Design rv32i, start of the top module:
module rv32i (
    input clk,
    rst_n,
    input [32-1:0] instr,
    input [32-1:0] readdata,
    output reg [32-1:0] pc,
    output [32-1:0] adrdata,
    output [32-1:0] writedata,
    output we,
    output ecall
);
Size: ~6,200 cells after synthesis, about 1,500 flip-flops, ~160 I/O pins, roughly 81,000 um2 of cells after synthesis.
export LEC_CHECK = 0
export CAP_MARGIN = 40
export CORE_MARGIN = 2
export CORE_UTILIZATION = 72
export CTS_CLUSTER_DIAMETER = 390
export CTS_CLUSTER_SIZE = 93
export PLACE_DENSITY = 0.39
export SETUP_SLACK_MARGIN = 1.56
export SLEW_MARGIN = 40
create_clock -name core_clock -period 6.33 [get_ports {clk}]
run.sh (not shown) runs the stock make flow with config.mk's settings and CLKGATE_MAP_FILE=.
The baseline ended with an error in 5_1_grt on GRT-0116.
==> next run, changes <==
CAP_MARGIN = 30   (was 40)
CORE_ASPECT_RATIO = 1.88   (was not set)
CORE_UTILIZATION = 40   (was 72)
CTS_CLUSTER_DIAMETER = not set   (was 390)
CTS_CLUSTER_SIZE = not set   (was 93)
PLACE_DENSITY = not set   (was 0.39)
SETUP_SLACK_MARGIN = not set   (was 1.56)
clock period = 11.5 ns   (was 6.33 ns; I/O delays follow)
The new run produced a clean layout; die area rose by 79%; synthesized cell count is unchanged; area after synthesis is unchanged.
==> next run, changes <==
CAP_MARGIN = 20   (was 30)
CORE_ASPECT_RATIO = not set   (was 1.88)
CORE_UTILIZATION = 56   (was 40)
SETUP_SLACK_MARGIN = 1.57   (was not set)
SLEW_MARGIN = 20   (was 40)
clock period = 6.62 ns   (was 11.5 ns; I/O delays follow)
=> The new run produced a layout that fails on negative setup slack. Critical path depth is unchanged. Cell area rose by a few percent. Count of clock-buffer cells in the layout is higher by 2. Wire length drops by a little under a tenth. Via count rises by a few percent. Utilization rose by 23 points. Register-to-register slack gets worse by 2.3 ns. Clock skew is lower by 0.012 ns. Sequential share of layout area goes down by 1.8 points. Die area drops by a quarter to a third.
==> next run, changes <==
CAP_MARGIN = 40   (was 20)
CORE_UTILIZATION = 58   (was 56)
SETUP_SLACK_MARGIN = not set   (was 1.57)
SLEW_MARGIN = 40   (was 20)
clock period = 7.9 ns   (was 6.62 ns; I/O delays follow)
=> The new run finished with negative setup slack left; hold slack loses 0.0069 ns; utilization is lower by 0.36 points; wire length went down by 6.3%; setup slack gains 0.76 ns; via count shrinks by 3.4%.

The RTL this note starts from:
==> flow/design.v <==
module alu (
  input [32-1:0] a, b, 
  input [2:0] s, 
  input ext,addcom,
  output [32-1:0] y );
  wire [4:0] shamt;
  wire signed [31:0] sa, sb, sy, slt;
  wire [31:0] sltu;
  wire [31:0] yy;
  assign sa = $signed(a);
  assign sb = $signed(b);
  assign shamt = b[4:0];
  assign sy = sa >>> shamt;
  assign sltu = a <b ? 1:0;
  assign slt = sa <sb ? 1:0;
  assign y = addcom ?  a+b: yy;
  assign yy = s==3'b000 & ext ? a-b:
  			 s==3'b000 & ~ext ? a+b:
             s==3'b100 ? a ^ b:
             s==3'b110 ? a | b:
             s==3'b111 ? a & b:
             s==3'b010 ? slt:
             s==3'b011 ? sltu:
             s==3'b001 ? a << shamt:
             s==3'b101 & ~ext ? a >> shamt:
             s==3'b101 & ext ? sy: 0;
endmodule
module rfile (
 input clk,
 input [5-1:0] a1, a2, a3,
 output [32-1:0] rd1, rd2,
 input [32-1:0] wd3,
 input we3);
	reg [32-1:0] rf[0:32-1];
	assign rd1 = |a1 == 0 ? 0: rf[a1];
	assign rd2 = |a2 == 0 ? 0: rf[a2];
	always @(negedge clk) 
		if(we3) rf[a3] <= wd3;
endmodule
module rv32i (
    input clk,
    rst_n,
    input [32-1:0] instr,
    input [32-1:0] readdata,
    output reg [32-1:0] pc,
    output [32-1:0] adrdata,
    output [32-1:0] writedata,
    output we,
    output ecall
);
  reg [32-1:0] pcplus4D;
  wire [32-1:0] pcplus4;
  reg [32-1:0] pcBranchMissed;
  reg [32-1:0] instrD;
  wire stall;
  wire btakenD;
  wire bra_op;
  assign pcplus4 = pc + 4;
  wire pre_bra_op;
  wire [32-1:0] pcbranch;
  wire branchMiss;
  reg [1:0] bra_history[0:31];
  wire [4:0] bra_history_address;
  reg [4:0] bra_history_addressD;
  wire [12:0] imm_bF;
  wire [2:0] funct3F;
  wire [6:0] funct7F;
  wire [7-1:0] opcodeF;
  wire [5-1:0] rs1F, rs2F, rdF;
  wire [19:0] sextF;
  assign {funct7F, rs2F, rs1F, funct3F, rdF, opcodeF} = instr;
  assign sextF = {20{instr[31]}};
  assign imm_bF = {funct7F[6], rdF[0], funct7F[5:0], rdF[4:1], 1'b0};
  assign pre_bra_op = (opcodeF == 7'b1100011);
  assign pcbranch = pcplus4 + {sextF[18:0], imm_bF};
  assign bra_history_address = pc[6:2];
  wire bra_history_now;
  assign bra_history_now = bra_history[bra_history_address][1];
  always @(posedge clk or negedge rst_n) begin
    if (!rst_n) instrD <= 0;
    else if (!stall & branchMiss & bra_op) instrD <= 32'b0000000000000000000000000_0110011;
    else if (!stall) instrD <= instr;
  end
  integer i;
  always @(posedge clk or negedge rst_n) begin
    if (!rst_n) begin
      pc <= 0;
      pcBranchMissed <= 0;
      bra_history_addressD <= 0;
    end else if (!stall & branchMiss & bra_op) pc <= pcBranchMissed;
    else if (!stall & pre_bra_op & bra_history_now) begin
      pc <= pcbranch;
      pcBranchMissed <= pcplus4;
      bra_history_addressD <= bra_history_address;
    end else if (!stall & pre_bra_op & !bra_history_now) begin
      pc <= pcplus4;
      pcBranchMissed <= pcbranch;
      bra_history_addressD <= bra_history_address;
    end else if (!stall & branchMiss & bra_op) pc <= pcBranchMissed;
    else if (!stall) pc <= pcplus4;
  end
  always @(posedge clk or negedge rst_n) begin
    if (!rst_n) begin
      for (i = 0; i < 32; i = i + 1) begin
        bra_history[i] <= 2'b10;
      end
    end else if (!stall & bra_op & btakenD & bra_history[bra_history_addressD] != 2'b11)
      bra_history[bra_history_addressD] <= bra_history[bra_history_addressD] + 1;
    else if (!stall & bra_op & !btakenD & bra_history[bra_history_addressD] != 2'b00)
      bra_history[bra_history_addressD] <= bra_history[bra_history_addressD] - 1;
  end
  wire addcom;
  wire [2:0] funct3;
  wire [6:0] funct7;
  wire [5-1:0] rs1, rs2, rd;
  wire [32-1:0] reg1, reg2, reg1f, reg2f;
  wire [7-1:0] opcode;
  wire [ 5-1:0] shamt;
  wire [7-1:0] func;
  wire [11:0] imm_i, imm_s;
  wire [12:0] imm_b;
  wire [20:0] imm_j, imm_u;
  wire rwe;
  wire alu_op, imm_op;
  wire sw_op, beq_op, bne_op, blt_op, bge_op, bltu_op, bgeu_op, lw_op;
  wire slt_op, ecall_op;
  wire lui_op;
  wire ext;
  wire signed [31:0] sreg1, sreg2;
  wire [19:0] sext;
  wire [32-1:0] imm;
  reg [32-1:0] immE, reg1E, reg2E;
  wire [32-1:0] resultdata;
  reg [5-1:0] rdE, rdW;
  reg [2:0] funct3E;
  reg extE, sw_opE, lw_opE, lw_opM, lui_opE, ecall_opE, rweE, rweM, addcomE;
  reg [5-1:0] rdM;
  reg rweW, alu_opE;
  reg [5-1:0] rs1E, rs2E;
  wire lwstall, branchstall;
  reg [32-1:0] resultM;
  assign sreg1 = $signed(reg1f);
  assign sreg2 = $signed(reg2f);
  assign {funct7, rs2, rs1, funct3, rd, opcode} = instrD;
  assign sext = {20{instrD[31]}};
  assign imm_i = {funct7, rs2};
  assign imm_s = {funct7, rd};
  assign imm_b = {funct7[6], rd[0], funct7[5:0], rd[4:1], 1'b0};
  assign imm_j = {instrD[31], instrD[19:12], instrD[20], instrD[30:21], 1'b0};
  assign imm_u = instrD[31:12];
  assign sw_op = (opcode == 7'b0100011) & (funct3 == 3'b010);
  assign lw_op = (opcode == 7'b0000011) & (funct3 == 3'b010);
  assign alu_op = (opcode == 7'b0110011);
  assign imm_op = (opcode == 7'b0010011);
  assign bra_op = (opcode == 7'b1100011);
  assign lui_op = (opcode == 7'b0110111);
  assign beq_op = bra_op & (funct3 == 3'b000);
  assign bne_op = bra_op & (funct3 == 3'b001);
  assign blt_op = bra_op & (funct3 == 3'b100);
  assign bge_op = bra_op & (funct3 == 3'b101);
  assign bltu_op = bra_op & (funct3 == 3'b110);
  assign bgeu_op = bra_op & (funct3 == 3'b111);
  assign ecall_op = (opcode == 7'b1110011) & (funct3 == 3'b000);
  assign ext = alu_op & funct7[5];
  assign imm = imm_op | lw_op ? {sext, imm_i}:
				sw_op ? {sext, imm_s}:
	      lui_op ? {imm_u,12'b0}: {sext[10:0], imm_j};
  assign rwe = lw_op | alu_op | imm_op | lui_op;
  assign addcom = (lw_op | sw_op);
  rfile rfile_1 (
      .clk(clk),
      .rd1(reg1),
      .a1 (rs1),
      .rd2(reg2),
      .a2 (rs2),
      .wd3(resultdata),
      .a3 (rdW),
      .we3(rweW)
  );
  assign lwstall = ((rs1 == rdE) | ((rs2 == rdE) & !imm_op)) & lw_opE;
  assign branchstall =  (bra_op & rweE & (rs1 == rdE | rs2 == rdE)) |
      (bra_op & lw_opM & (rs1 == rdM | rs2 == rdM));
  assign stall = lwstall | branchstall;
  assign branchMiss = btakenD != bra_history[bra_history_addressD][1];
  assign reg1f = (rs1 != 0) & (rs1 == rdM) & rweM ? resultM : reg1;
  assign reg2f = (rs2 != 0) & (rs2 == rdM) & rweM ? resultM : reg2;
  assign btakenD = beq_op & (reg1f == reg2f) | bne_op & (reg1f != reg2f) |
		blt_op & (sreg1<sreg2)  | bge_op & (sreg1>=sreg2)  |
		bltu_op & (reg1f<reg2f)  | bgeu_op & (reg1f>=reg2f);
  always @(posedge clk or negedge rst_n) begin
    if (!rst_n) begin
      reg1E <= 0;
      reg2E <= 0;
      rdE <= 0;
      rs1E <= 0;
      rs2E <= 0;
      funct3E <= 0;
      sw_opE <= 0;
      lw_opE <= 0;
      ecall_opE <= 0;
      lui_opE <= 0;
      alu_opE <= 0;
      rweE <= 0;
      addcomE <= 0;
      extE <= 0;
      immE <= 0;
    end else if (stall) begin
      sw_opE <= 0;
      rweE   <= 0;
      lw_opE <= 0;
    end else begin
      reg1E <= reg1f;
      reg2E <= reg2f;
      rdE <= rd;
      rs1E <= rs1;
      rs2E <= rs2;
      funct3E <= funct3;
      sw_opE <= sw_op;
      lw_opE <= lw_op;
      ecall_opE <= ecall_op;
      lui_opE <= lui_op;
      alu_opE <= alu_op;
      rweE <= rwe;
      addcomE <= addcom;
      extE <= ext;
      immE <= imm;
    end
  end
  wire [32-1:0] srca, srcb, alub, result, aluresult;
  reg [32-1:0] alubM;
  reg sw_opM, ecall_opM;
  wire [32-1:0] fdata;
  reg  [32-1:0] fdataW;
  assign result = lui_opE ? immE : aluresult;
  assign srca = rweM & rs1E!=0 & rdM == rs1E ? resultM:
				rweW & rs1E!=0 & rdW == rs1E ? fdataW: reg1E;
  assign srcb = alu_opE ? alub : immE;
  assign alub = rweM & rs2E!=0 & rdM == rs2E ? resultM:
				rweW & rs2E!=0 & rdW == rs2E ? fdataW: reg2E;
  alu alu_1 (
      .a(srca),
      .b(srcb),
      .s(funct3E),
      .ext(extE),
      .addcom(addcomE),
      .y(aluresult)
  );
  always @(posedge clk or negedge rst_n) begin
    if (!rst_n) begin
      resultM <= 0;
      alubM <= 0;
      rdM <= 0;
      rweM <= 0;
      sw_opM <= 0;
      lw_opM <= 0;
      ecall_opM <= 0;
    end else begin
      resultM <= result;
      alubM <= alub;
      rdM <= rdE;
      rweM <= rweE;
      sw_opM <= sw_opE;
      lw_opM <= lw_opE;
      ecall_opM <= ecall_opE;
    end
  end
  reg lw_opW, ecall_opW;
  reg [32-1:0] resultW;
  reg [32-1:0] readdataW;
  assign we = sw_opM;
  assign adrdata = resultM;
  assign writedata = alubM;
  assign fdata = lw_opM ? readdata : resultM;
  always @(posedge clk or negedge rst_n) begin
    if (!rst_n) begin
      lw_opW <= 0;
      ecall_opW <= 0;
      rdW <= 0;
      rweW <= 0;
      fdataW <= 0;
      resultW <= 0;
      readdataW <= 0;
    end else begin
      lw_opW <= lw_opM;
      ecall_opW <= ecall_opM;
      rdW <= rdM;
      rweW <= rweM;
      readdataW <= readdata;
      fdataW <= fdata;
      resultW <= resultM;
    end
  end
  assign ecall = ecall_opW;
  assign resultdata = lw_opW ? readdataW : resultW;
endmodule
Settings: LEC_CHECK=0, CAP_MARGIN=40, CORE_MARGIN=2, CORE_UTILIZATION=71, CTS_CLUSTER_SIZE=36, PLACE_DENSITY=0.63, SLEW_MARGIN=40; clock period 9.91 ns.
The first run never finished: it broke off in global routing with GRT-0116.
==> next run, changes <==
- CAP_MARGIN: 40 -> 0
- CORE_UTILIZATION: 71 -> 72
- CTS_CLUSTER_DIAMETER: not set -> 390
- CTS_CLUSTER_SIZE: 36 -> 93
- PLACE_DENSITY: 0.63 -> 0.39
- clock period: 9.91 -> 6.33 ns (I/O delays scaled with it)
Result:
- The changed run died in global routing, error GRT-0116
- synthesized area stays the same
- die area falls by 1.4%
- synthesized cell count is unchanged
==> next run, changes <==
- ABC_AREA: not set -> 1
- CAP_MARGIN: 0 -> 30
- CELL_PAD_IN_SITES_DETAIL_PLACEMENT: not set -> 2
- CELL_PAD_IN_SITES_GLOBAL_PLACEMENT: not set -> 2
- CORE_ASPECT_RATIO: not set -> 1.62
- CORE_UTILIZATION: 72 -> 58
- CTS_CLUSTER_DIAMETER: 390 -> 252
- CTS_CLUSTER_SIZE: 93 -> not set
- GPL_ROUTABILITY_DRIVEN: not set -> 0
- MIN_ROUTING_LAYER: not set -> met2
- PLACE_DENSITY: 0.39 -> not set
- PLACE_DENSITY_LB_ADDON: not set -> 0.08
- SLEW_MARGIN: 40 -> 35
- TNS_END_PERCENT: not set -> 25
- clock period: 6.33 -> 8.26 ns (I/O delays scaled with it)
The changed run did not get past global placement without I/O (FLW-0024).
Synthesized area came out higher by 2.9%.
Die area grows by 28%.
Synthesized cell count rises by 62%.
==> next run, changes <==
- ABC_AREA: 1 -> not set
- CAP_MARGIN: 30 -> 15
- CELL_PAD_IN_SITES_DETAIL_PLACEMENT: 2 -> not set
- CELL_PAD_IN_SITES_GLOBAL_PLACEMENT: 2 -> not set
- CORE_ASPECT_RATIO: 1.62 -> not set
- CORE_UTILIZATION: 58 -> 65
- CTS_CLUSTER_DIAMETER: 252 -> not set
- GPL_ROUTABILITY_DRIVEN: 0 -> not set
- MIN_ROUTING_LAYER: met2 -> not set
- PLACE_DENSITY_LB_ADDON: 0.08 -> not set
- SETUP_SLACK_MARGIN: not set -> 2.04
- SLEW_MARGIN: 35 -> 40
- TNS_END_PERCENT: 25 -> not set
- clock period: 8.26 -> 7.91 ns (I/O delays scaled with it)
Effect: Now the flow aborted during global routing (ODB-0269); die size decreases by 13%; synthesized area went down by 2.9%; synthesized cell count shrinks by 38%.
